--- design/flow/constraint.sdc ---
create_clock -name core_clock -period 10.1 [get_ports {clk}]
set_input_delay 2.0200 -clock core_clock [delete_from_list [all_inputs] [get_ports {clk}]]
set_output_delay 2.0200 -clock core_clock [all_outputs]
set_load 0.01 [all_outputs]
--- design/flow/config.mk ---
export PLATFORM = sky130hd
export DESIGN_NAME = Cinema
export DESIGN_NICKNAME = Cinema
export VERILOG_FILES = /design/flow/design.v
export SDC_FILE = /design/flow/constraint.sdc
export NUM_CORES = 4
export LEC_CHECK = 0
export ABC_AREA = 0
export CAP_MARGIN = 0
export CELL_PAD_IN_SITES_GLOBAL_PLACEMENT = 0
export CORE_MARGIN = 7
export CORE_UTILIZATION = 58
export CTS_CLUSTER_SIZE = 33
export MAX_ROUTING_LAYER = met5
export PLACE_DENSITY_LB_ADDON = 0.24
export SLEW_MARGIN = 20
export TNS_END_PERCENT = 80
--- design/flow/run.sh ---
#!/bin/bash
# the make line also repeats each setting of config.mk as NAME=value (left out here)
make -C /OpenROAD-flow-scripts/flow DESIGN_CONFIG=/design/flow/config.mk WORK_HOME=/design/flow/orfs CLKGATE_MAP_FILE= finish
--- design/flow/design.v ---
module Cinema(input [17:0]SW, input clk, input rst, output reg [17:0]LEDR , input [3:0]KEY, output [7:0]HEX0,
			  output [7:0]HEX4, output [7:0]HEX5, output [7:0]HEX6, output [7:0]HEX7, output [7:0]HEX1, output [7:0]HEX2, output [7:0]HEX3);
integer filmeEscolhido;  
integer filme;  
integer horarioEscolhido;  
integer horario;  
integer assentoEscolhido;  
reg [17:0] assento11;  
reg [17:0] assento12;  
reg [17:0] assento21;  
reg [17:0] assento22;  
integer valorInserido;  
integer valor;  
integer pago;  
integer quantidadeDeIngresso;  
integer trocoFeito;  
integer troco;  
wire [7:0]F = 4'hF;  
wire [7:0]H = 4'hC;  
reg [7:0]dFilme;  
reg [7:0]dHorario;  
reg [7:0]display1;  
reg [7:0]display2;  
reg [7:0]display3;  
reg [7:0]display4;  
integer bouncing;  
integer bouncing2;  
integer i;  
integer pagoAgora;  
always@(posedge clk) begin
  if (rst) begin  
    filmeEscolhido <= 0; filme <= 0; horarioEscolhido <= 0; horario <= 0; assentoEscolhido <= 0;
    assento11 <= 0; assento12 <= 0; assento21 <= 0; assento22 <= 0;
    valorInserido <= 0; valor <= 0; pago <= 0; quantidadeDeIngresso <= 0; trocoFeito <= 0; troco <= 0;
    dFilme <= 0; dHorario <= 0; display1 <= 0; display2 <= 0; display3 <= 0; display4 <= 0;
    bouncing <= 0; LEDR <= 0;
  end else begin
    if(!filmeEscolhido && bouncing == 0) begin  
		troco = 0;
        if(KEY == 4'b1110) begin  
            filme = 1;  
            filmeEscolhido = 1;  
            dFilme = 4'h1;  
            bouncing = 1;  
        end
        if(KEY == 4'b1101) begin  
            filme = 2;  
            filmeEscolhido = 1;  
            dFilme = 4'h2;  
        end
    end
    if(!horarioEscolhido && filmeEscolhido == 1) begin  
        if(KEY == 4'b1011) begin  
            horario = 1;  
            horarioEscolhido = 1;  
            dHorario = 4'h1;  
            display1 = 4'h1;  
            display2 = 4'h4;  
            display3 = 4'h0;  
            display4 = 4'h0;  
        end
        if(KEY == 4'b0111) begin  
            horario = 2;  
            horarioEscolhido = 1;  
            dHorario = 4'h2;  
            display1 = 4'h1;  
            display2 = 4'h6;  
            display3 = 4'h0;  
            display4 = 4'h0;  
        end
    end
    quantidadeDeIngresso=0;  
    if(!assentoEscolhido && horarioEscolhido == 1) begin  
        LEDR = 18'b111111111111111111;  
        for (i = 0; i<18; i = i + 1) begin
            if(SW[i] == 1) quantidadeDeIngresso = quantidadeDeIngresso + 1;  
        end
        valor = quantidadeDeIngresso * 15;  
        if(KEY == 4'b0011) begin  
            assentoEscolhido <= 1;  
            if(filme == 1 && horario == 1) assento11 <= assento11 + SW;  
            if(filme == 1 && horario == 2) assento12 <= assento12 + SW;  
            if(filme == 2 && horario == 1) assento21 <= assento21 + SW;  
            if(filme == 2 && horario == 2) assento22 <= assento22 + SW;  
        end
    end
    if(filme == 1 && horario == 1)begin  
		LEDR = ~assento11;
		bouncing = 0;
	end
    if(filme == 1 && horario == 2)begin  
		LEDR = ~assento12;
		bouncing = 0;
    end
    if(filme == 2 && horario == 1)begin  
		LEDR = ~assento21;
	end
    if(filme == 2 && horario == 2)begin  
		LEDR = ~assento22;
	end
    pagoAgora = pago;
    if (!pago && assentoEscolhido == 1) begin  
        if(KEY == 4'b1110) begin  
            valorInserido = valorInserido + 5;
        end
        if(KEY == 4'b1101) begin  
            valorInserido = valorInserido + 10;
        end
        if(KEY == 4'b1011) begin  
            valorInserido = valorInserido + 20;
        end
        if(KEY == 4'b0111) begin  
            valorInserido = valorInserido + 50;
        end
        if(valor == valorInserido) begin  
			pagoAgora = 1;  
		end
		if (valor < valorInserido && !trocoFeito) begin  
			troco <= valorInserido - valor;  
			pago <= 1;  
			trocoFeito <= 1;  
		end
    end
    if(pagoAgora == 1) begin  
		filmeEscolhido <= 0;
		horarioEscolhido <= 0;
		horario <= 0;
		assentoEscolhido <= 0;
		valorInserido <= 0;
		valor <= 0;
		pago <= 0;
		quantidadeDeIngresso <= 0;
		trocoFeito <= 0;
		pago <= 0;
	end
end
end
reg [7:0] SevenSeg;  
	always @(*)  
	case(F)  
		4'h0: SevenSeg = 8'b11111100;
		4'h1: SevenSeg = 8'b01100000;
		4'h2: SevenSeg = 8'b11011010;
		4'h3: SevenSeg = 8'b11110010;
		4'h4: SevenSeg = 8'b01100110;
		4'h5: SevenSeg = 8'b10110110;
		4'h6: SevenSeg = 8'b10111110;
		4'h7: SevenSeg = 8'b11100000;
		4'h8: SevenSeg = 8'b11111110;
		4'h9: SevenSeg = 8'b11110110;
		4'hF: SevenSeg = 8'b10001110;
		default: SevenSeg = 8'b00000000;
	endcase
	assign {HEX7[0], HEX7[1], HEX7[2], HEX7[3], HEX7[4], HEX7[5], HEX7[6], HEX7[7]} = ~SevenSeg;
	reg [7:0] SevenSeg1;
	always @(*)  
	case(H)
		4'h0: SevenSeg1 = 8'b11111100;
		4'h1: SevenSeg1 = 8'b01100000;
		4'h2: SevenSeg1 = 8'b11011010;
		4'h3: SevenSeg1 = 8'b11110010;
		4'h4: SevenSeg1 = 8'b01100110;
		4'h5: SevenSeg1 = 8'b10110110;
		4'h6: SevenSeg1 = 8'b10111110;
		4'h7: SevenSeg1 = 8'b11100000;
		4'h8: SevenSeg1 = 8'b11111110;
		4'h9: SevenSeg1 = 8'b11110110;
		4'hC: SevenSeg1 = 8'b01101110;
		default: SevenSeg1 = 8'b00000000;
	endcase
	assign {HEX5[0], HEX5[1], HEX5[2], HEX5[3], HEX5[4], HEX5[5], HEX5[6], HEX5[7]} = ~SevenSeg1;
	reg [7:0] SevenSeg2;
	always @(*)  
	case(dFilme)
		4'h0: SevenSeg2 = 8'b11111100;
		4'h1: SevenSeg2 = 8'b01100000;
		4'h2: SevenSeg2 = 8'b11011010;
		4'h3: SevenSeg2 = 8'b11110010;
		4'h4: SevenSeg2 = 8'b01100110;
		4'h5: SevenSeg2 = 8'b10110110;
		4'h6: SevenSeg2 = 8'b10111110;
		4'h7: SevenSeg2 = 8'b11100000;
		4'h8: SevenSeg2 = 8'b11111110;
		4'h9: SevenSeg2 = 8'b11110110;
		4'hC: SevenSeg2 = 8'b01101110;
		default: SevenSeg2 = 8'b00000000;
	endcase
	assign {HEX6[0], HEX6[1], HEX6[2], HEX6[3], HEX6[4], HEX6[5], HEX6[6], HEX6[7]} = ~SevenSeg2;
	reg [7:0] SevenSeg3;
	always @(*)  
	case(dHorario)
		4'h0: SevenSeg3 = 8'b11111100;
		4'h1: SevenSeg3 = 8'b01100000;
		4'h2: SevenSeg3 = 8'b11011010;
		4'h3: SevenSeg3 = 8'b11110010;
		4'h4: SevenSeg3 = 8'b01100110;
		4'h5: SevenSeg3 = 8'b10110110;
		4'h6: SevenSeg3 = 8'b10111110;
		4'h7: SevenSeg3 = 8'b11100000;
		4'h8: SevenSeg3 = 8'b11111110;
		4'h9: SevenSeg3 = 8'b11110110;
		4'hC: SevenSeg3 = 8'b01101110;
		default: SevenSeg3 = 8'b00000000;
	endcase
	assign {HEX4[0], HEX4[1], HEX4[2], HEX4[3], HEX4[4], HEX4[5], HEX4[6], HEX4[7]} = ~SevenSeg3;
	reg [7:0] SevenSeg4;
	always @(*)  
	case(display1)
		4'h0: SevenSeg4 = 8'b11111100;
		4'h1: SevenSeg4 = 8'b01100000;
		4'h2: SevenSeg4 = 8'b11011010;
		4'h3: SevenSeg4 = 8'b11110010;
		4'h4: SevenSeg4 = 8'b01100110;
		4'h5: SevenSeg4 = 8'b10110110;
		4'h6: SevenSeg4 = 8'b10111110;
		4'h7: SevenSeg4 = 8'b11100000;
		4'h8: SevenSeg4 = 8'b11111110;
		4'h9: SevenSeg4 = 8'b11110110;
		4'hC: SevenSeg4 = 8'b01101110;
		default: SevenSeg4 = 8'b00000000;
	endcase
	assign {HEX3[0], HEX3[1], HEX3[2], HEX3[3], HEX3[4], HEX3[5], HEX3[6], HEX3[7]} = ~SevenSeg4;
	reg [7:0] SevenSeg5;
	always @(*)  
	case(display2)
		4'h0: SevenSeg5 = 8'b11111100;
		4'h1: SevenSeg5 = 8'b01100000;
		4'h2: SevenSeg5 = 8'b11011010;
		4'h3: SevenSeg5 = 8'b11110010;
		4'h4: SevenSeg5 = 8'b01100110;
		4'h5: SevenSeg5 = 8'b10110110;
		4'h6: SevenSeg5 = 8'b10111110;
		4'h7: SevenSeg5 = 8'b11100000;
		4'h8: SevenSeg5 = 8'b11111110;
		4'h9: SevenSeg5 = 8'b11110110;
		4'hC: SevenSeg5 = 8'b01101110;
		default: SevenSeg5 = 8'b00000000;
	endcase
	assign {HEX2[0], HEX2[1], HEX2[2], HEX2[3], HEX2[4], HEX2[5], HEX2[6], HEX2[7]} = ~SevenSeg5;
	reg [7:0] SevenSeg6;
	always @(*)  
	case(display3)
		4'h0: SevenSeg6 = 8'b11111100;
		4'h1: SevenSeg6 = 8'b01100000;
		4'h2: SevenSeg6 = 8'b11011010;
		4'h3: SevenSeg6 = 8'b11110010;
		4'h4: SevenSeg6 = 8'b01100110;
		4'h5: SevenSeg6 = 8'b10110110;
		4'h6: SevenSeg6 = 8'b10111110;
		4'h7: SevenSeg6 = 8'b11100000;
		4'h8: SevenSeg6 = 8'b11111110;
		4'h9: SevenSeg6 = 8'b11110110;
		4'hC: SevenSeg6 = 8'b01101110;
		default: SevenSeg6 = 8'b00000000;
	endcase
	assign {HEX1[0], HEX1[1], HEX1[2], HEX1[3], HEX1[4], HEX1[5], HEX1[6], HEX1[7]} = ~SevenSeg6;
	reg [7:0] SevenSeg7;
	always @(*)  
	case(display4)
		4'h0: SevenSeg7 = 8'b11111100;
		4'h1: SevenSeg7 = 8'b01100000;
		4'h2: SevenSeg7 = 8'b11011010;
		4'h3: SevenSeg7 = 8'b11110010;
		4'h4: SevenSeg7 = 8'b01100110;
		4'h5: SevenSeg7 = 8'b10110110;
		4'h6: SevenSeg7 = 8'b10111110;
		4'h7: SevenSeg7 = 8'b11100000;
		4'h8: SevenSeg7 = 8'b11111110;
		4'h9: SevenSeg7 = 8'b11110110;
		4'hC: SevenSeg7 = 8'b01101110;
		default: SevenSeg7 = 8'b00000000;
	endcase
	assign {HEX0[0], HEX0[1], HEX0[2], HEX0[3], HEX0[4], HEX0[5], HEX0[6], HEX0[7]} = ~SevenSeg7;
endmodule
==> results.cfg, run 1 <==
; physical design summary
[synthesis]
mux_share_pct = 2.23
synth.most_common_cell = nand2_1
top_cells_by_area = dfxtp_1 (21%), ha_1 (12%), xnor2_1 (6.7%)
synth_cell_types = 95
ys_warn_count = 1
ys_chip_area_mm2 = 0.0177
xor_area_share_pct = 10.8
flop_cell = dfxtp_1
avgSynthCellArea_um2 = 7.71
ys_sh_adder_pct = 15.7
top_area_cell = dfxtp_1
synthCells = 2301
synth_flops = 187
common_cells = nand2_1 (208), nor2_1 (202), inv_1 (196)
ys_sh_simple_pct = 24.0
top_cell_area_share_pct = 21.1
synth_area_mm2 = 0.0177
ys_cells = 2301
topCombFamilyByArea = simple AND/OR/NAND/NOR gates
synth_seq_share_pct = 21.1
async_flop_share_pct = 0
edf_count = 0
ys_sh_aoi_pct = 18.2

[drt]
wl_per_cell_um = 16.8
via_per_inst = 5.87
wl_um = 49800
route.detailed.drc = 0
ant_nets = 0
num_vias = 17400
dr.pass1.iters = 6
drt_iter0_markers = 1074
n_antenna_cell = 0

[min_path]
worst_hold_path_type = flip-flop to flip-flop
hold_depth = 2
hold_end = SevenSeg3[4]
hp-start = display2[1]

[grt]
grt_max_degree = 59
track_usage_pct = 26.7
grt_first_pass_wirelength_um = 81000
grt-ovfl-total = 0
antenna_found_initial = 0
grt_pass1_vias = 17200

[clocking]
htree_levels = 4
clockRootBuffer = clkbuf_16
cts_sinks = 187
clk_pin_slew_ns = 0.08
clk_latency_ns = 0.46
holdBufCountCts = 0
tritoncts.num_buffers = 17
cts_tree = built
cts_max_path_buffers = 2

[worst_setup_path]
worst-path-buf-inv = 6
arrival_ns = 15.09
cp-startpoint = SW[1]
r2r_slack_ns = 2.39
cp.required_ns = 10.44
end_kind = flip-flop
crit_family = adder cells
r2r-start = valorInserido[0]
timing.rr.end = valorInserido[19]
cp-endpoint = trocoFeito[0]
crit_fanout = 3
slowest_stage = fa_1
start_kind = input pin
slowest_delay_ns = 0.55
cpMostUsedCell = ha_4
path_depth = 75
path_class = input pin to flip-flop
reg2reg_depth = 24

[cells_and_area]
seqCellArea_mm2 = 0.00374
fin_nets = 2780
area_growth_pct = 22.6
logic_area_mm2 = 0.0137
fillers = 2287

[timing]
fmaxAchievable_mhz = 67.8
fin_worst_skew_ns = 0.0129
whs_ns = 0.452
max_slew_margin_pct = 27.0
period_minus_slack_ns = 14.74
fin_ws_ns = -4.64
setup_viol = 74
finalClockPeriodUsage_pct = 146
slew_viol_final = 0
rsz0062_at_grt = yes
hold_viol = 0
worst_pin_slew_ns = 1.09

[place]
gp_congestion = 1.01
io_buffers = 64
dp_hpwl_um = 36500

[flow_run]
maxCapViolations = 0
warnings = 32

[status]
outcome = complete, but fails checks
violations = negative setup slack

[floorplanning]
chipArea_mm2 = 0.0357
die_x_um = 189
pin_count = 106
rows = 63
fp_util_pct = 59.4
core-area_mm2 = 0.0299
die_h_um = 189
## area by class of cell
| cell class | count | share of cell area [%] |
|---|---|---|
| Clock inverter | 15 | 0.886 |
| Tap cell | 390 | 2.24 |
| Timing Repair Buffer | 285 | 11.2 |
| Multi-Input combinational cell | 1869 | 63.0 |
| Clock buffer | 17 | 1.96 |
| Inverter | 197 | 3.42 |
| Sequential cell | 187 | 17.2 |
## timing repair
item,CTS,global route
pin swaps,63,65
gates resized,59,82
buffers inserted,20,12
endpoints found under the setup margin,74,74
endpoints found under the hold margin,0,0
cloned,3,4
## stage by stage
step / setup slack [ns] / TNS (ns) / cells / utilization, % / cell area, µm²
finish: -4.64 / -312.41 / 2960 / 72.8 / 21800
global route: -5.14 / -343.76 / 2960 / 72.8 / 21800
CTS: -4.71 / -324.81 / 2946 / 71.4 / 21300
detailed placement: -5.81 / -405.98 / 2891 / 68.0 / 20300
global placement: -5.48 / -380.91 / 2891 / 68.0 / 20300
floorplan: -5.02 / -346.47 / 2381 / - / 18500
## routing by layer
metal	up-vias	track usage (%)	part of all wire [%]
met1	8215	31.0	41
met5	-	0	0
met4	0	11.5	4.0
met3	159	4.07	5.5
met2	533	48.4	50
li1	8458	-	-
==> inputs of run 2 (changes only) <==
Settings changed: CELL_PAD_IN_SITES_GLOBAL_PLACEMENT 0 to 3, CORE_UTILIZATION 58 to 26, CTS_CLUSTER_DIAMETER set to 395, CTS_CLUSTER_SIZE 33 to 98, PLACE_DENSITY set to 0.9, PLACE_DENSITY_LB_ADDON 0.24 to unset.
Clock period 10.1 ns to 19.9 ns, I/O delays scaled along.
==> results.cfg, run 2 <==
; physical design summary
[status]
outcome = complete, no violations

[worst_setup_path]
crit_family = adder cells
worst-path-buf-inv = 6
path_depth = 71
r2r-start = valorInserido[4]
cp-startpoint = SW[1]
reg2reg_depth = 24
start_kind = input pin
slowest_delay_ns = 0.54
end_kind = flip-flop
cp.required_ns = 20.28
cpMostUsedCell = ha_1
path_class = input pin to flip-flop
crit_fanout = 5
slowest_stage = clkdlybuf4s50_1
arrival_ns = 19.31
timing.rr.end = valorInserido[31]
r2r_slack_ns = 11.73
cp-endpoint = trocoFeito[0]

[synthesis]
top_area_cell = dfxtp_1
ys_chip_area_mm2 = 0.0177
async_flop_share_pct = 0
ys_sh_aoi_pct = 18.2
synth_seq_share_pct = 21.1
synth_area_mm2 = 0.0177
top_cells_by_area = dfxtp_1 (21%), ha_1 (12%), xnor2_1 (6.7%)
synth.most_common_cell = nand2_1
topCombFamilyByArea = simple AND/OR/NAND/NOR gates
flop_cell = dfxtp_1
synth_cell_types = 95
ys_sh_adder_pct = 15.7
top_cell_area_share_pct = 21.1
common_cells = nand2_1 (208), nor2_1 (202), inv_1 (196)
mux_share_pct = 2.23
ys_warn_count = 1
ys_sh_simple_pct = 24.0
synthCells = 2301
avgSynthCellArea_um2 = 7.71
edf_count = 0
synth_flops = 187
ys_cells = 2301
xor_area_share_pct = 10.8

[place]
io_buffers = 64
gp_congestion = 0.847
dp_hpwl_um = 39600
dp.cells = 3215

[min_path]
hp-start = display2[1]
hold_depth = 2
worst_hold_path_type = flip-flop to flip-flop
hold_end = SevenSeg3[4]

[drt]
wl_per_cell_um = 15.5
dr.pass1.iters = 8
drt_iter0_markers = 807
route.detailed.drc = 0
num_vias = 15600
ant_nets = 0
wl_um = 50200
via_per_inst = 4.81

[flow_run]
maxCapViolations = 0
warnings = 29

[timing]
setup_viol = 0
fin_worst_skew_ns = 0.0169
fmaxAchievable_mhz = 52.8
period_minus_slack_ns = 18.93
max_slew_margin_pct = 32.3
worst_pin_slew_ns = 1.01
hold_viol = 0
slew_viol_final = 0
finalClockPeriodUsage_pct = 95.1
tns_ns = 0

[floorplanning]
core-area_mm2 = 0.0674
fp_util_pct = 26.3
die_x_um = 275
rows = 95
die_h_um = 275
pin_count = 106
chipArea_mm2 = 0.0758

[clocking]
cts_setup_buffers = 0
tritoncts.num_buffers = 17
cts_max_path_buffers = 2
clk_pin_slew_ns = 0.07
cts_tree = built
clockRootBuffer = clkbuf_16
cts_sinks = 187
htree_levels = 4
clk_latency_ns = 0.50

[grt]
track_usage_pct = 13.3
grt-ovfl-total = 0
antenna_found_initial = 2
grt_max_degree = 78
grt_first_pass_wirelength_um = 81200
grt_pass1_vias = 15500

[cells_and_area]
fin_nets = 2584
fillers = 7241
stdcell_count = 3248
area_growth_pct = 12.4
seqCellArea_mm2 = 0.00374
logic_area_mm2 = 0.0129
==> run 2: cell type report <==
class,instances,share of cell area (%)
inverter,197,3.71
antenna,1,0.0125
tap,873,5.48
timing repair buffer,90,4.24
multi-input combinational,1868,64.9
sequential,187,18.8
clock inverter,13,0.608
clock buffer,19,2.27
==> run 2: timing repair <==
action                     in CTS  in global routing
hold buffers                    0                  0
gates resized                   0                 16
setup endpoints to repair       0                 70
==> run 2: per-stage QoR <==
stage | setup WS, ns | instance area [µm²] | hold WS [ns] | util (%)
after floorplan | 1.79 | 18000 | 0.423 | -
after global placement | 0.288 | 19300 | 0.436 | 28.7
after detailed placement | -0.0562 | 19300 | 0.442 | 28.7
after CTS | 0.426 | 19900 | 0.445 | 29.5
after global routing | -0.00368 | 19900 | 0.490 | 29.6
final | 0.969 | 19900 | 0.447 | 29.6
==> run 2: metal layers <==
| layer | part of all wire (%) | track usage (%) |
|---|---|---|
| met5 | 0.024 | 0 |
| met2 | 50 | 24.2 |
| met4 | 1.7 | 3.19 |
| met3 | 3.3 | 2.68 |
| met1 | 45 | 15.9 |
==> inputs of run 3 (changes only) <==
Settings changed: CORE_MARGIN 7 to 10, CTS_CLUSTER_DIAMETER 395 to 134, CTS_CLUSTER_SIZE 98 to unset, GPL_ROUTABILITY_DRIVEN set to 0, HOLD_SLACK_MARGIN set to 0.03, MAX_ROUTING_LAYER met5 to met4, MIN_ROUTING_LAYER set to met2, PLACE_DENSITY 0.9 to unset, TNS_END_PERCENT 80 to 40.
Clock period 19.9 ns to 20.6 ns, I/O delays scaled along.
==> results.cfg, run 3 <==
; physical design summary
[status]
outcome = complete, no violations

[timing]
slew_viol_final = 0
hold_viol = 0
worst_pin_slew_ns = 1.06
fin_worst_skew_ns = 0.0165
tns_ns = 0
whs_ns = 0.461
rsz0062_at_grt = no
setup_viol = 0
max_slew_margin_pct = 28.2
finalClockPeriodUsage_pct = 93.5
period_minus_slack_ns = 19.26
fmaxAchievable_mhz = 51.9

[synthesis]
ys_sh_aoi_pct = 18.2
ys_warn_count = 1
synth_flops = 187
avgSynthCellArea_um2 = 7.71
synth_seq_share_pct = 21.1
flop_cell = dfxtp_1
common_cells = nand2_1 (208), nor2_1 (202), inv_1 (196)
ys_sh_simple_pct = 24.0
async_flop_share_pct = 0
synth_cell_types = 95
synthCells = 2301
top_cell_area_share_pct = 21.1
edf_count = 0
mux_share_pct = 2.23
synth.most_common_cell = nand2_1
top_area_cell = dfxtp_1
topCombFamilyByArea = simple AND/OR/NAND/NOR gates
ys_cells = 2301
xor_area_share_pct = 10.8
ys_sh_adder_pct = 15.7
ys_chip_area_mm2 = 0.0177
synth_area_mm2 = 0.0177
top_cells_by_area = dfxtp_1 (21%), ha_1 (12%), xnor2_1 (6.7%)

[worst_setup_path]
slowest_delay_ns = 0.57
r2r-start = valorInserido[0]
cpMostUsedCell = ha_1
reg2reg_depth = 23
crit_fanout = 6
path_depth = 70
crit_family = adder cells
cp.required_ns = 20.98
cp-endpoint = trocoFeito[0]
arrival_ns = 19.64
timing.rr.end = trocoFeito[0]
slowest_stage = or3b_2
path_class = input pin to flip-flop
worst-path-buf-inv = 5
cp-startpoint = SW[1]
r2r_slack_ns = 11.88
end_kind = flip-flop
start_kind = input pin

[min_path]
worst_hold_path_type = flip-flop to flip-flop
hold_end = SevenSeg3[4]
hold_depth = 2
hp-start = display2[1]

[clocking]
clk_pin_slew_ns = 0.08
tritoncts.num_buffers = 17
clk_latency_ns = 0.49
cts_max_path_buffers = 2
cts_tree = built
clockRootBuffer = clkbuf_16
cts_setup_buffers = 0
htree_levels = 4
cts_sinks = 187

[place]
dp_hpwl_um = 46800
io_buffers = 64

[floorplanning]
die_x_um = 281
core-area_mm2 = 0.0674
chipArea_mm2 = 0.0791
pin_count = 106
rows = 95
fp_util_pct = 26.3
die_h_um = 281

[cells_and_area]
fin_nets = 2592
fillers = 7341
area_growth_pct = 13.1

[drt]
wl_per_cell_um = 18.7
dr.pass1.iters = 6
drt_iter0_markers = 2574
wl_um = 60900
ant_nets = 0
route.detailed.drc = 0
via_per_inst = 6.78
num_vias = 22100

[flow_run]
maxCapViolations = 0
warnings = 29

[grt]
antenna_found_initial = 0
grt_pass1_vias = 24000
grt_max_degree = 65
grt_first_pass_wirelength_um = 92500
track_usage_pct = 24.3
grt-ovfl-total = 0
## run 3: per-layer routing
metal	share of wire [%]	GRT usage, %	vias up
met4	3.6	2.54	0
met5	0	-	-
met3	36	28.8	243
met1	0	-	8081
li1	-	-	8000
met2	60	30.8	5743
## run 3: area by class of cell
type | count | area, µm² | area share (%)
multi-input combinational | 1868 | 13000 | 64.6
sequential | 187 | 3740 | 18.7
tap | 873 | 1090 | 5.44
timing repair buffer | 98 | 901 | 4.49
inverter | 197 | 739 | 3.68
clock buffer | 18 | 439 | 2.19
clock inverter | 14 | 194 | 0.966
antenna | 2 | 5.00 | 0.0249
## run 3: through the flow
step                setup WS [ns]  std cells  cell area (µm²)  util, %
floorplan                    2.35       2381            18000        -
global placement            0.556       3221            19400     28.7
detailed placement          0.424       3221            19400     28.7
CTS                         0.889       3253            20000     29.7
global route               0.0299       3255            20100     29.8
finish                       1.34       3257            20100     29.8
## run 3: timing repair
item | CTS | global route
hold buffers | 0 | 0
endpoints found under the setup margin | 0 | 70
gates resized | 0 | 10
==> inputs of run 4 (changes only) <==
Settings changed: ABC_AREA 0 to unset, CELL_PAD_IN_SITES_DETAIL_PLACEMENT set to 2, CELL_PAD_IN_SITES_GLOBAL_PLACEMENT 3 to 1, CORE_ASPECT_RATIO set to 0.78, CORE_MARGIN 10 to 3, CORE_UTILIZATION 26 to 40, CTS_CLUSTER_DIAMETER 134 to 316, CTS_CLUSTER_SIZE set to 93, GPL_TIMING_DRIVEN set to 0, HOLD_SLACK_MARGIN 0.03 to 0.2, MAX_ROUTING_LAYER met4 to met5, TNS_END_PERCENT 40 to unset.
Clock period 20.6 ns to 16.4 ns, I/O delays scaled along.
==> results.cfg, run 4 <==
; physical design summary
[clocking]
cts_sinks = 187
clk_latency_ns = 0.49
cts_max_path_buffers = 2
clk_pin_slew_ns = 0.07
htree_levels = 4
clockRootBuffer = clkbuf_16
tritoncts.num_buffers = 17
holdBufCountCts = 0
cts_tree = built

[synthesis]
synth_seq_share_pct = 21.1
ys_sh_simple_pct = 24.0
mux_share_pct = 2.23
synth_cell_types = 95
synth_flops = 187
ys_chip_area_mm2 = 0.0177
top_area_cell = dfxtp_1
common_cells = nand2_1 (208), nor2_1 (202), inv_1 (196)
ys_sh_aoi_pct = 18.2
async_flop_share_pct = 0
top_cell_area_share_pct = 21.1
top_cells_by_area = dfxtp_1 (21%), ha_1 (12%), xnor2_1 (6.7%)
ys_warn_count = 1
synth.most_common_cell = nand2_1
topCombFamilyByArea = simple AND/OR/NAND/NOR gates
xor_area_share_pct = 10.8
flop_cell = dfxtp_1
avgSynthCellArea_um2 = 7.71
synthCells = 2301
ys_cells = 2301
synth_area_mm2 = 0.0177
ys_sh_adder_pct = 15.7
edf_count = 0

[timing]
finalClockPeriodUsage_pct = 110
period_minus_slack_ns = 17.96
max_slew_margin_pct = 11.7
slew_viol_final = 0
setup_viol = 74
rsz0062_at_grt = yes
fmaxAchievable_mhz = 55.7
fin_ws_ns = -1.56
worst_pin_slew_ns = 1.32
whs_ns = 0.482
hold_viol = 0
fin_worst_skew_ns = 0.0193

[floorplanning]
pin_count = 106
chipArea_mm2 = 0.0469
rows = 67
fp_util_pct = 40.9
die_x_um = 244
core-area_mm2 = 0.0433
die_h_um = 192

[worst_setup_path]
cp-startpoint = SW[1]
path_class = input pin to flip-flop
crit_fanout = 11
slowest_delay_ns = 0.78
end_kind = flip-flop
worst-path-buf-inv = 7
crit_family = adder cells
r2r_slack_ns = 7.24
timing.rr.end = valorInserido[27]
arrival_ns = 18.33
reg2reg_depth = 27
r2r-start = valorInserido[4]
cpMostUsedCell = ha_4
start_kind = input pin
cp-endpoint = trocoFeito[0]
path_depth = 71
slowest_stage = a221oi_4
cp.required_ns = 16.77

[drt]
ant_nets = 0
wl_per_cell_um = 28.3
wl_um = 89000
dr.pass1.iters = 13
drt_iter0_markers = 5922
via_per_inst = 8.43
num_vias = 26500
route.detailed.drc = 0

[grt]
grt_first_pass_wirelength_um = 117000
track_usage_pct = 48.8
grt_max_degree = 18
antenna_found_initial = 0
grt_pass1_vias = 29600
grt-ovfl-total = 0

[status]
outcome = complete, but fails checks
violations = negative setup slack

[cells_and_area]
final_util_pct = 50.6
stdcell_count = 3140
fin_nets = 2761
stdcell_area_mm2 = 0.0219
area_growth_pct = 23.7

[place]
dp_hpwl_um = 55300
dpl_cell_area_mm2 = 0.0198
io_buffers = 62
dp.cells = 3029

[flow_run]
warnings = 33
maxCapViolations = 0

[min_path]
hp-start = display2[1]
hold_end = SevenSeg3[4]
hold_depth = 2
worst_hold_path_type = flip-flop to flip-flop
run 4: layer usage:
metal | routed length [µm] | track usage, %
met1 | 0 | -
met2 | 40400 | 56.3
met3 | 36100 | 66.9
met4 | 11100 | 7.69
met5 | 1390 | 30.4
run 4: through the flow:
stage	setup slack [ns]	setup TNS [ns]
floorplan	0.0132	0
global placement	-3.07	-196.49
detailed placement	-3.63	-235.65
CTS	-0.236	-1.48
global route	-1.80	-80.77
finish	-1.56	-59.13
run 4: cell type report:
class / instances / area (µm²)
clock inverter: 14 / 135
fill: 4853 / 21400
antenna: 3 / 7.51
tap: 586 / 733
timing repair buffer: 141 / 1370
multi-input combinational: 1868 / 14000
inverter: 197 / 743
clock buffer: 18 / 439
sequential: 187 / 3740
buffer: 126 / 772
run 4: timing repair:
action | CTS | global route
endpoints found under the setup margin | 74 | 74
pin swaps | 45 | 58
gates resized | 98 | 110
cloned | 0 | 5
buffers inserted | 36 | 38
==> inputs of run 5 (changes only) <==
Settings changed: CAP_MARGIN 0 to 20, CELL_PAD_IN_SITES_DETAIL_PLACEMENT 2 to unset, CELL_PAD_IN_SITES_GLOBAL_PLACEMENT 1 to unset, CORE_ASPECT_RATIO 0.78 to unset, CORE_MARGIN 3 to 2, CTS_CLUSTER_DIAMETER 316 to unset, CTS_CLUSTER_SIZE 93 to unset, GPL_ROUTABILITY_DRIVEN 0 to unset, GPL_TIMING_DRIVEN 0 to unset, HOLD_SLACK_MARGIN 0.2 to unset, MAX_ROUTING_LAYER met5 to unset, MIN_ROUTING_LAYER met2 to unset.
Clock period 16.4 ns to 26.2 ns, I/O delays scaled along.
==> results.cfg, run 5 <==
; physical design summary
[status]
outcome = complete, no violations

[drt]
met1Wirelength_um = 20200
wl_um = 46000
n_antenna_cell = 0
ant_nets = 0
wl_per_cell_um = 15.6
via_per_inst = 5.39
wl_met3_um = 1570
highest_layer = met5
num_vias = 15900
drt_iter0_markers = 964
dr.pass1.iters = 7
route.detailed.drc = 0
wl_met2_um = 23200

[clocking]
cts_sinks = 187
htree_levels = 4
clk_latency_ns = 0.44
tritoncts.num_buffers = 17
cts_tree = built
cts_resized = 0
cts_setup_buffers = 0
clk_pin_slew_ns = 0.07
cts_max_path_buffers = 2
clockRootBuffer = clkbuf_16
holdBufCountCts = 0

[grt]
grt-ovfl-total = 0
track_usage_pct = 19.7
antenna_found_initial = 1
grt_max_degree = 71
grt_pass1_vias = 15300
grt_first_pass_wirelength_um = 75200

[worst_setup_path]
r2r-start = valorInserido[0]
cp.required_ns = 26.58
path_class = input pin to flip-flop
worst-path-buf-inv = 6
slowest_stage = clkdlybuf4s50_1
crit_family = adder cells
end_kind = flip-flop
r2r_slack_ns = 17.97
path_depth = 69
timing.rr.end = valorInserido[31]
start_kind = input pin
cpMostUsedCell = ha_1
cp-startpoint = SW[1]
reg2reg_depth = 24
slowest_delay_ns = 0.65
arrival_ns = 21.70
cp-endpoint = valorInserido[31]
crit_fanout = 34

[synthesis]
xor_area_share_pct = 10.8
mux_share_pct = 2.23
ys_sh_aoi_pct = 18.2
top_cell_area_share_pct = 21.1
topCombFamilyByArea = simple AND/OR/NAND/NOR gates
ys_cells = 2301
ys_warn_count = 1
synth_seq_share_pct = 21.1
ys_sh_simple_pct = 24.0
flop_cell = dfxtp_1
async_flop_share_pct = 0
synth_flops = 187
edf_count = 0
synth_cell_types = 95
synth.most_common_cell = nand2_1
ys_sh_adder_pct = 15.7
ys_chip_area_mm2 = 0.0177
avgSynthCellArea_um2 = 7.71
top_cells_by_area = dfxtp_1 (21%), ha_1 (12%), xnor2_1 (6.7%)
synthCells = 2301
synth_area_mm2 = 0.0177
top_area_cell = dfxtp_1
common_cells = nand2_1 (208), nor2_1 (202), inv_1 (196)

[timing]
rsz0062_at_grt = no
tns_ns = 0
max_slew_margin_pct = 33.0
setup_viol = 0
finalClockPeriodUsage_pct = 81.4
period_minus_slack_ns = 21.32
slew_viol_final = 0
worst_pin_slew_ns = 0.980
fmaxAchievable_mhz = 46.9
hold_viol = 0
whs_ns = 0.458
fin_worst_skew_ns = 0.0113

[floorplanning]
pin_count = 106
core-area_mm2 = 0.0440
die_h_um = 215
rows = 77
chipArea_mm2 = 0.0461
die_x_um = 215
fp_util_pct = 40.3

[cells_and_area]
fillers = 4517
fin_nets = 2570
area_growth_pct = 9.58

[min_path]
hold_depth = 2
hp-start = display2[1]
hold_end = SevenSeg3[4]
worst_hold_path_type = flip-flop to flip-flop

[place]
gp_congestion = 0.936
dp_hpwl_um = 36300
io_buffers = 64

[flow_run]
maxCapViolations = 0
warnings = 29
[run 5: metal layers]
metal / track usage (%) / vias up
li1: - / 8002
met1: 23.8 / 7468
met2: 36.5 / 354
met3: 1.94 / 68
met4: 6.39 / 2
met5: 0 / -
[run 5: metrics by stage]
step	util, %	instance area [µm²]	cells	setup slack [ns]
final	44.2	19400	2951	4.88
after detailed placement	42.8	18900	2920	4.48
after global routing	44.2	19400	2951	3.70
after CTS	44.1	19400	2951	4.86
after floorplan	-	18000	2381	6.83
after global placement	42.8	18800	2919	4.92
[run 5: area by class of cell]
type                            instances  area, µm²  share of cell area (%)
Clock buffer                           17        425                    2.19
Clock inverter                         14        160                   0.824
Inverter                              197        739                    3.80
Multi-Input combinational cell       1868      12900                    66.4
Sequential cell                       187       3740                    19.3
Tap cell                              592        741                    3.81
Timing Repair Buffer                   76        732                    3.76
==> inputs of run 6 (changes only) <==
Settings changed: ABC_AREA set to 1, CAP_MARGIN 20 to 0, CELL_PAD_IN_SITES_GLOBAL_PLACEMENT set to 0, CORE_UTILIZATION 40 to 70, CTS_CLUSTER_SIZE set to 33, MAX_ROUTING_LAYER set to met5, PLACE_DENSITY_LB_ADDON set to 0.24, SETUP_SLACK_MARGIN set to -0.28, TNS_END_PERCENT set to 80.
Clock period 26.2 ns to 6.86 ns, I/O delays scaled along.
==> results.cfg, run 6 <==
; generated from flow reports
[status]
outcome = aborted with a tool error
haltStage = 5_1_grt
error = [ERROR GRT-0116] Global routing finished with congestion. Check the congestion regions in the DRC Viewer.

[synthesis]
synth_seq_share_pct = 21.7
topCombFamilyByArea = simple AND/OR/NAND/NOR gates
top_cells_by_area = dfxtp_1 (22%), ha_1 (12%), nand2_1 (11%)
ys_cells = 2549
synthCells = 2549
ys_warn_count = 1
async_flop_share_pct = 0
ys_sh_adder_pct = 15.9
synth.most_common_cell = nand2_1
ys_sh_simple_pct = 25.8
avgSynthCellArea_um2 = 6.77
synth_area_mm2 = 0.0173
mux_share_pct = 0
flop_cell = dfxtp_1
xor_area_share_pct = 9.74
top_cell_area_share_pct = 21.7
synth_flops = 187
edf_count = 0
top_area_cell = dfxtp_1
common_cells = nand2_1 (504), inv_1 (399), nor2_1 (218)
ys_sh_aoi_pct = 14.5
ys_chip_area_mm2 = 0.0173
synth_cell_types = 58

[place]
io_buffers = 64
gp_congestion = 0.909
dp_hpwl_um = 41000
dpl_cell_area_mm2 = 0.0210

[floorplanning]
chipArea_mm2 = 0.0259
pin_count = 106
fp_util_pct = 71.2
die_x_um = 161
rows = 57
die_h_um = 161
core-area_mm2 = 0.0242

[grt]
grt-ovfl-total = 285
track_usage_pct = 82.0

[clocking]
htree_levels = 4
cts_max_path_buffers = 2
holdBufCountCts = 0
clockRootBuffer = clkbuf_16
tritoncts.num_buffers = 17
cts_sinks = 187
## run 6: per-layer routing
| metal | overflow | track usage, % |
|---|---|---|
| met5 | 0 | 25.9 |
| met4 | 111 | 88.8 |
| met3 | 11 | 68.2 |
| met2 | 155 | 98.6 |
| met1 | 8 | 78.9 |
## run 6: metrics by stage
stage	worst slack [ns]	instances	util [%]
2_1_floorplan	-5.59	2629	-
3_3_place_gp	-6.32	3275	86.7
3_5_place_dp	-7.04	3275	86.7
4_1_cts	-5.72	3376	94.5
## run 6: timing repair
| action | CTS |
|---|---|
| setup endpoints to repair | 74 |
| setup buffers | 66 |
| pin swaps | 99 |
| gates cloned | 6 |
| gates resized | 154 |
==> inputs of run 7 (changes only) <==
Settings changed: ABC_AREA 1 to unset, CAP_MARGIN 0 to 20, CELL_PAD_IN_SITES_GLOBAL_PLACEMENT 0 to unset, CORE_UTILIZATION 70 to 72, CTS_CLUSTER_DIAMETER set to 324, CTS_CLUSTER_SIZE 33 to 98, MAX_ROUTING_LAYER met5 to unset, PLACE_DENSITY set to 0.4, PLACE_DENSITY_LB_ADDON 0.24 to unset, SETUP_SLACK_MARGIN -0.28 to unset, TNS_END_PERCENT 80 to unset.
Clock period 6.86 ns to 16.3 ns, I/O delays scaled along.
==> results.cfg, run 7 <==
; physical design summary
[drt]
drt_iter0_markers = 1622
wl_per_cell_um = 18.0
num_vias = 17400
via_per_inst = 6.25
dr.pass1.iters = 9
ant_nets = 0
route.detailed.drc = 0
n_antenna_cell = 0
wl_um = 50100

[worst_setup_path]
path_depth = 72
path_class = input pin to flip-flop
cp-endpoint = trocoFeito[0]
r2r-start = valorInserido[3]
cp-startpoint = SW[1]
reg2reg_depth = 24
cp.required_ns = 16.64
arrival_ns = 16.96
crit_fanout = 3
slowest_delay_ns = 0.51
worst-path-buf-inv = 8
cpMostUsedCell = ha_4
r2r_slack_ns = 8.47
timing.rr.end = valorInserido[31]
crit_family = adder cells
slowest_stage = fa_1
start_kind = input pin
end_kind = flip-flop

[synthesis]
ys_cells = 2301
ys_sh_adder_pct = 15.7
top_cell_area_share_pct = 21.1
ys_sh_simple_pct = 24.0
mux_share_pct = 2.23
synth_flops = 187
xor_area_share_pct = 10.8
synth_seq_share_pct = 21.1
edf_count = 0
async_flop_share_pct = 0
synthCells = 2301
ys_chip_area_mm2 = 0.0177
synth_area_mm2 = 0.0177
ys_sh_aoi_pct = 18.2
avgSynthCellArea_um2 = 7.71
flop_cell = dfxtp_1
top_area_cell = dfxtp_1
topCombFamilyByArea = simple AND/OR/NAND/NOR gates
common_cells = nand2_1 (208), nor2_1 (202), inv_1 (196)
ys_warn_count = 1
synth.most_common_cell = nand2_1
synth_cell_types = 95
top_cells_by_area = dfxtp_1 (21%), ha_1 (12%), xnor2_1 (6.7%)

[cells_and_area]
area_growth_pct = 15.4
logic_area_mm2 = 0.0135
final_util_pct = 84.4
fin_nets = 2670
stdcell_area_mm2 = 0.0205
seqCellArea_mm2 = 0.00374
fillers = 1492

[timing]
max_slew_margin_pct = 27.3
rsz0062_at_grt = yes
setup_viol = 2
slew_viol_final = 0
fin_worst_skew_ns = 0.0246
hold_viol = 0
fmaxAchievable_mhz = 60.2
worst_pin_slew_ns = 1.09
period_minus_slack_ns = 16.62
fin_ws_ns = -0.322
tns_ns = -0.542
finalClockPeriodUsage_pct = 102

[min_path]
hp-start = assento22[13]
hold_depth = 2
worst_hold_path_type = flip-flop to flip-flop
hold_end = assento22[13]

[floorplanning]
core-area_mm2 = 0.0242
die_h_um = 161
chipArea_mm2 = 0.0259
rows = 57
die_x_um = 161
pin_count = 106
fp_util_pct = 73.2

[clocking]
clockRootBuffer = clkbuf_16
tritoncts.num_buffers = 17
holdBufCountCts = 0
cts_sinks = 187
htree_levels = 4
clk_latency_ns = 0.45
cts_max_path_buffers = 2
cts_tree = built
clk_pin_slew_ns = 0.07

[place]
dp_worst_setup_slack_ns = -1.03
dp_hpwl_um = 36200
dpl_cell_area_mm2 = 0.0196
gp_congestion = 0.936
io_buffers = 64

[grt]
grt_first_pass_wirelength_um = 78000
grt-ovfl-total = 0
grt_max_degree = 73
track_usage_pct = 36.4
antenna_found_initial = 0
grt_pass1_vias = 16700

[status]
violations = negative setup slack
outcome = complete, but fails checks

[flow_run]
maxCapViolations = 0
warnings = 33
run 7: cell type report:
cell class	count	share of cell area (%)
inverters	197	3.63
well taps	324	1.98
clock inverters	14	0.733
multi-input cells	1868	65.9
clock buffers	18	2.10
repair buffers	176	7.39
flip-flops and latches	187	18.3
run 7: per-stage QoR:
| step | hold slack, ns | std cells |
|---|---|---|
| after global routing | 0.490 | 2784 |
| after CTS | 0.473 | 2771 |
| after global placement | 0.428 | 2734 |
| final | 0.479 | 2784 |
| after floorplan | 0.423 | 2381 |
| after detailed placement | 0.443 | 2734 |
run 7: layer usage:
metal,vias to the layer above,GRT usage (%),routed length (µm)
met5,-,0,0
met1,8213,42.4,19300
met4,0,20.0,3070
met3,228,5.26,3320
met2,734,64.6,24400
li1,8231,-,-
run 7: what timing repair did:
item	4_1_cts	5_1_grt
buffers inserted	5	13
endpoints found under the setup margin	74	74
gates resized	17	37
pin swaps	21	44
endpoints found under the hold margin	0	0
==> inputs of run 8 (changes only) <==
Settings changed: CAP_MARGIN 20 to 10, CELL_PAD_IN_SITES_DETAIL_PLACEMENT set to 0, CORE_UTILIZATION 72 to 17, CTS_CLUSTER_DIAMETER 324 to 76, CTS_CLUSTER_SIZE 98 to unset, GPL_ROUTABILITY_DRIVEN set to 1, MIN_ROUTING_LAYER set to met1, PLACE_DENSITY 0.4 to 0.47, SETUP_SLACK_MARGIN set to 3.57.
Clock period 16.3 ns to 13.2 ns, I/O delays scaled along.
==> results.cfg, run 8 <==
; physical design summary
[status]
outcome = complete, but fails checks
violations = negative setup slack

[worst_setup_path]
path_class = input pin to flip-flop
cp-endpoint = trocoFeito[0]
slowest_delay_ns = 0.49
crit_family = adder cells
worst-path-buf-inv = 10
slowest_stage = fa_1
cpMostUsedCell = ha_4
crit_fanout = 4
arrival_ns = 15.49
cp-startpoint = SW[1]
start_kind = input pin
timing.rr.end = valor[10]
r2r_slack_ns = 5.31
cp.required_ns = 13.60
end_kind = flip-flop
path_depth = 75
r2r-start = valorInserido[4]
reg2reg_depth = 23

[timing]
setup_viol = 74
whs_ns = 0.472
fmaxAchievable_mhz = 66.3
fin_worst_skew_ns = 0.0157
worst_pin_slew_ns = 1.08
fin_ws_ns = -1.88
max_slew_margin_pct = 27.2
hold_viol = 0
rsz0062_at_grt = yes
period_minus_slack_ns = 15.08
finalClockPeriodUsage_pct = 114
slew_viol_final = 0

[synthesis]
synth.most_common_cell = nand2_1
synthCells = 2301
ys_sh_adder_pct = 15.7
synth_flops = 187
synth_cell_types = 95
top_cell_area_share_pct = 21.1
ys_chip_area_mm2 = 0.0177
top_cells_by_area = dfxtp_1 (21%), ha_1 (12%), xnor2_1 (6.7%)
ys_sh_simple_pct = 24.0
ys_cells = 2301
synth_area_mm2 = 0.0177
mux_share_pct = 2.23
synth_seq_share_pct = 21.1
xor_area_share_pct = 10.8
common_cells = nand2_1 (208), nor2_1 (202), inv_1 (196)
ys_sh_aoi_pct = 18.2
avgSynthCellArea_um2 = 7.71
top_area_cell = dfxtp_1
flop_cell = dfxtp_1
ys_warn_count = 1
edf_count = 0
async_flop_share_pct = 0
topCombFamilyByArea = simple AND/OR/NAND/NOR gates

[grt]
grt_max_degree = 88
grt-ovfl-total = 0
track_usage_pct = 9.98
grt_pass1_vias = 15600
grt_first_pass_wirelength_um = 85100
antenna_found_initial = 0

[drt]
wl_per_cell_um = 13.6
drt_iter0_markers = 823
ant_nets = 0
num_vias = 16300
n_antenna_cell = 0
dr.pass1.iters = 7
route.detailed.drc = 0
wl_um = 53500
via_per_inst = 4.14

[floorplanning]
fp_util_pct = 17.1
core-area_mm2 = 0.103
pin_count = 106
rows = 118
die_x_um = 327
die_h_um = 327
chipArea_mm2 = 0.107

[place]
dp_hpwl_um = 40600
dp.cells = 3866
gp_congestion = 0.785
io_buffers = 64
dp_worst_setup_slack_ns = -3.29

[flow_run]
maxCapViolations = 0
warnings = 32

[cells_and_area]
final_util_pct = 22.1
fin_nets = 2765
stdcell_count = 3935
area_growth_pct = 29.0

[clocking]
cts_tree = built
cts_sinks = 187
tritoncts.num_buffers = 17
htree_levels = 4
clockRootBuffer = clkbuf_16
clk_latency_ns = 0.51
cts_max_path_buffers = 2
clk_pin_slew_ns = 0.08

[min_path]
hold_depth = 2
hp-start = display2[1]
hold_end = SevenSeg3[4]
worst_hold_path_type = flip-flop to flip-flop
==> run 8: through the flow <==
step | setup TNS [ns] | instance area, µm²
6_report | -117.80 | 22900
5_1_grt | -155.80 | 22900
4_1_cts | -135.82 | 22500
3_5_place_dp | -224.00 | 21500
3_3_place_gp | -218.26 | 21500
2_1_floorplan | -162.95 | 18500
==> run 8: metal layers <==
metal | share of wire [%] | track usage (%) | routed length [µm] | up-vias
met5 | 0 | 0 | 0 | -
met4 | 1.3 | 2.42 | 692 | 0
met3 | 3.9 | 1.53 | 2060 | 42
met2 | 45 | 16.3 | 24200 | 275
met1 | 50 | 13.7 | 26500 | 7577
li1 | - | - | - | 8411
==> run 8: timing repair <==
action,4_1_cts,5_1_grt
buffers inserted,22,9
hold buffers,0,0
endpoints found under the setup margin,74,74
gates resized,61,74
pin swaps,51,65
cloned,6,0
==> run 8: layout make-up <==
type	count	area (µm²)
tap	1380	1730
clock buffer	18	429
sequential	187	3740
multi-input combinational	1869	13700
timing repair buffer	270	2360
clock inverter	14	161
inverter	197	743
fill	11500	80600
==> inputs of run 9 (changes only) <==
Settings changed: ABC_AREA set to 0, CAP_MARGIN 10 to 0, CELL_PAD_IN_SITES_DETAIL_PLACEMENT 0 to 1, CELL_PAD_IN_SITES_GLOBAL_PLACEMENT set to 1, CORE_ASPECT_RATIO set to 1.31, CORE_UTILIZATION 17 to 26, CTS_CLUSTER_DIAMETER 76 to 134, CTS_CLUSTER_SIZE set to 32, GPL_ROUTABILITY_DRIVEN 1 to 0, HOLD_SLACK_MARGIN set to 0.03, MAX_ROUTING_LAYER set to met4, MIN_ROUTING_LAYER met1 to met2, PLACE_DENSITY 0.47 to unset, PLACE_DENSITY_LB_ADDON set to 0.11, SETUP_SLACK_MARGIN 3.57 to 3.4, TNS_END_PERCENT set to 95.
Clock period 13.2 ns to 13.6 ns, I/O delays scaled along.
==> results.cfg, run 9 <==
; physical design summary
[status]
outcome = complete, but fails checks
violations = negative setup slack

[worst_setup_path]
cp.required_ns = 13.98
crit_fanout = 4
start_kind = input pin
r2r_slack_ns = 5.28
cp-endpoint = trocoFeito[0]
path_class = input pin to flip-flop
r2r-start = valorInserido[0]
reg2reg_depth = 23
path_depth = 74
slowest_delay_ns = 0.55
arrival_ns = 15.87
worst-path-buf-inv = 7
cpMostUsedCell = ha_4
timing.rr.end = valorInserido[13]
crit_family = adder cells
slowest_stage = fa_1
cp-startpoint = SW[1]
end_kind = flip-flop

[timing]
max_slew_margin_pct = 34.0
fin_worst_skew_ns = 0.0133
finalClockPeriodUsage_pct = 114
worst_pin_slew_ns = 0.988
tns_ns = -117.52
fmaxAchievable_mhz = 64.5
hold_viol = 0
fin_ws_ns = -1.90
period_minus_slack_ns = 15.50
rsz0062_at_grt = yes
setup_viol = 74
slew_viol_final = 0

[floorplanning]
die_x_um = 232
core-area_mm2 = 0.0675
chipArea_mm2 = 0.0704
die_h_um = 303
rows = 109
pin_count = 106
fp_util_pct = 26.3

[cells_and_area]
fin_nets = 2785
stdcell_area_mm2 = 0.0225
fillers = 8143
area_growth_pct = 26.5

[grt]
grt_first_pass_wirelength_um = 98100
grt_pass1_vias = 26300
grt-ovfl-total = 0
grt_max_degree = 62
antenna_found_initial = 0
track_usage_pct = 28.2

[synthesis]
top_area_cell = dfxtp_1
ys_sh_adder_pct = 15.7
topCombFamilyByArea = simple AND/OR/NAND/NOR gates
edf_count = 0
flop_cell = dfxtp_1
synth_seq_share_pct = 21.1
ys_cells = 2301
ys_sh_aoi_pct = 18.2
ys_chip_area_mm2 = 0.0177
synth_cell_types = 95
top_cell_area_share_pct = 21.1
async_flop_share_pct = 0
common_cells = nand2_1 (208), nor2_1 (202), inv_1 (196)
xor_area_share_pct = 10.8
synth.most_common_cell = nand2_1
synth_flops = 187
avgSynthCellArea_um2 = 7.71
ys_sh_simple_pct = 24.0
synthCells = 2301
mux_share_pct = 2.23
synth_area_mm2 = 0.0177
top_cells_by_area = dfxtp_1 (21%), ha_1 (12%), xnor2_1 (6.7%)
ys_warn_count = 1

[drt]
n_antenna_cell = 0
dr.pass1.iters = 6
ant_nets = 0
route.detailed.drc = 0
wl_um = 63100
wl_per_cell_um = 18.2
via_per_inst = 6.79
drt_iter0_markers = 2987
num_vias = 23500

[clocking]
cts_sinks = 187
clk_pin_slew_ns = 0.08
clockRootBuffer = clkbuf_16
cts_max_path_buffers = 2
clk_latency_ns = 0.48
cts_tree = built
tritoncts.num_buffers = 17
htree_levels = 4

[min_path]
hold_end = SevenSeg3[4]
hp-start = display2[1]
worst_hold_path_type = flip-flop to flip-flop
hold_depth = 2

[flow_run]
maxCapViolations = 0
warnings = 32

[place]
dpl_cell_area_mm2 = 0.0210
io_buffers = 64
dp_hpwl_um = 47600
[run 9: what timing repair did]
action | in CTS | in global routing
gates resized | 75 | 50
hold buffers | 0 | 0
gates cloned | 6 | 2
pin swaps | 42 | 54
endpoints found under the setup margin | 74 | 74
buffers inserted | 21 | 11
[run 9: per-layer routing]
metal  global-route usage, %  wire length [µm]
met1                       -                 0
met3                    31.4             21800
met5                       -                 0
met2                    36.7             37600
met4                    4.52              3680
[run 9: per-stage QoR]
stage	worst slack [ns]	utilization, %	std cells	hold slack [ns]
finish	-1.90	33.3	3463	0.452
global route	-2.52	33.3	3463	0.467
CTS	-1.97	32.7	3450	0.464
detailed placement	-3.31	31.1	3391	0.452
global placement	-3.12	31.0	3391	0.438
floorplan	-2.22	-	2381	0.423
[run 9: layout make-up]
class	count	area, µm²	share of cell area (%)
multi-input combinational	1869	13700	61.1
inverter	197	746	3.32
clock buffer	21	470	2.10
tap	888	1110	4.95
clock inverter	11	100	0.446
sequential	187	3740	16.7
timing repair buffer	290	2560	11.4
==> inputs of run 10 (changes only) <==
Settings changed: ABC_AREA 0 to 1, CAP_MARGIN 0 to 20, CELL_PAD_IN_SITES_DETAIL_PLACEMENT 1 to unset, CELL_PAD_IN_SITES_GLOBAL_PLACEMENT 1 to unset, CORE_ASPECT_RATIO 1.31 to unset, CORE_UTILIZATION 26 to 57, CTS_CLUSTER_DIAMETER 134 to unset, CTS_CLUSTER_SIZE 32 to unset, GPL_ROUTABILITY_DRIVEN 0 to unset, HOLD_SLACK_MARGIN 0.03 to unset, MAX_ROUTING_LAYER met4 to unset, MIN_ROUTING_LAYER met2 to unset, PLACE_DENSITY_LB_ADDON 0.11 to unset, SETUP_SLACK_MARGIN 3.4 to unset, TNS_END_PERCENT 95 to unset.
Clock period 13.6 ns to 16.6 ns, I/O delays scaled along.
==> results.cfg, run 10 <==
; physical design summary
[worst_setup_path]
cp-startpoint = SW[1]
slowest_stage = fa_1
slowest_delay_ns = 0.51
path_class = input pin to flip-flop
cpMostUsedCell = nand2_1
worst-path-buf-inv = 15
arrival_ns = 16.13
cp-endpoint = trocoFeito[0]
timing.rr.end = valorInserido[16]
r2r_slack_ns = 10.19
r2r-start = valorInserido[0]
cp.required_ns = 16.94
start_kind = input pin
reg2reg_depth = 35
end_kind = flip-flop
crit_fanout = 4
crit_family = adder cells
path_depth = 83

[floorplanning]
rows = 63
die_x_um = 178
die_h_um = 178
chipArea_mm2 = 0.0317
fp_util_pct = 58.1
pin_count = 106
core-area_mm2 = 0.0297

[synthesis]
xor_area_share_pct = 9.74
ys_warn_count = 1
edf_count = 0
ys_chip_area_mm2 = 0.0173
topCombFamilyByArea = simple AND/OR/NAND/NOR gates
top_cell_area_share_pct = 21.7
ys_sh_aoi_pct = 14.5
ys_cells = 2549
flop_cell = dfxtp_1
synth.most_common_cell = nand2_1
top_area_cell = dfxtp_1
async_flop_share_pct = 0
synth_area_mm2 = 0.0173
synthCells = 2549
common_cells = nand2_1 (504), inv_1 (399), nor2_1 (218)
mux_share_pct = 0
ys_sh_simple_pct = 25.8
top_cells_by_area = dfxtp_1 (22%), ha_1 (12%), nand2_1 (11%)
ys_sh_adder_pct = 15.9
synth_cell_types = 58
synth_flops = 187
synth_seq_share_pct = 21.7
avgSynthCellArea_um2 = 6.77

[place]
io_buffers = 64
dp_hpwl_um = 35300
gp_congestion = 0.956
dp_worst_setup_slack_ns = -0.281

[timing]
finalClockPeriodUsage_pct = 95.2
hold_viol = 0
slew_viol_final = 0
tns_ns = 0
whs_ns = 0.447
worst_pin_slew_ns = 1.08
fin_ws_ns = 0.805
setup_viol = 0
fmaxAchievable_mhz = 63.3
max_slew_margin_pct = 27.6
period_minus_slack_ns = 15.80
fin_worst_skew_ns = 0.0160

[drt]
drt_iter0_markers = 834
via_per_inst = 5.29
route.detailed.drc = 0
num_vias = 16300
wl_per_cell_um = 14.5
ant_nets = 0
n_antenna_cell = 0
wl_um = 44600
dr.pass1.iters = 6

[clocking]
tritoncts.num_buffers = 17
cts_max_path_buffers = 2
cts_tree = built
clk_pin_slew_ns = 0.07
htree_levels = 4
clockRootBuffer = clkbuf_16
cts_sinks = 187
clk_latency_ns = 0.45
holdBufCountCts = 0

[min_path]
hold_end = valor[23]
hold_depth = 2
worst_hold_path_type = flip-flop to flip-flop
hp-start = valor[23]

[flow_run]
warnings = 31
maxCapViolations = 0

[grt]
track_usage_pct = 28.5
grt_pass1_vias = 15600
grt_first_pass_wirelength_um = 73000
antenna_found_initial = 1
grt_max_degree = 88
grt-ovfl-total = 0

[cells_and_area]
fillers = 2751
area_growth_pct = 13.3
fin_nets = 2908

[status]
outcome = complete, no violations
==> run 10: stage by stage <==
| step | area (µm²) | instances | util (%) |
|---|---|---|---|
| after floorplan | 17600 | 2629 | - |
| after global placement | 18700 | 3052 | 62.8 |
| after detailed placement | 18700 | 3052 | 62.8 |
| after CTS | 19300 | 3084 | 64.8 |
| after global routing | 19600 | 3088 | 65.8 |
| final | 19600 | 3088 | 65.8 |
==> run 10: area by class of cell <==
class,instances,area (µm²),share of cell area (%)
Timing Repair Buffer,133,1210,6.21
Multi-Input combinational cell,1924,11900,61.1
Clock inverter,12,143,0.729
Tap cell,390,488,2.49
Clock buffer,20,437,2.23
Sequential cell,187,3740,19.1
Inverter,422,1590,8.11
==> run 10: per-layer routing <==
metal / routed length, µm / GRT usage [%] / vias to the layer above
met4: 1320 / 10.3 / 2
met2: 22600 / 53.0 / 315
met5: 13 / 0 / -
met1: 19300 / 33.6 / 7533
li1: - / - / 8408
met3: 1470 / 3.09 / 86
==> run 10: what timing repair did <==
action	4_1_cts	5_1_grt
setup endpoints to repair	0	74
buffers inserted	0	2
resized	0	76
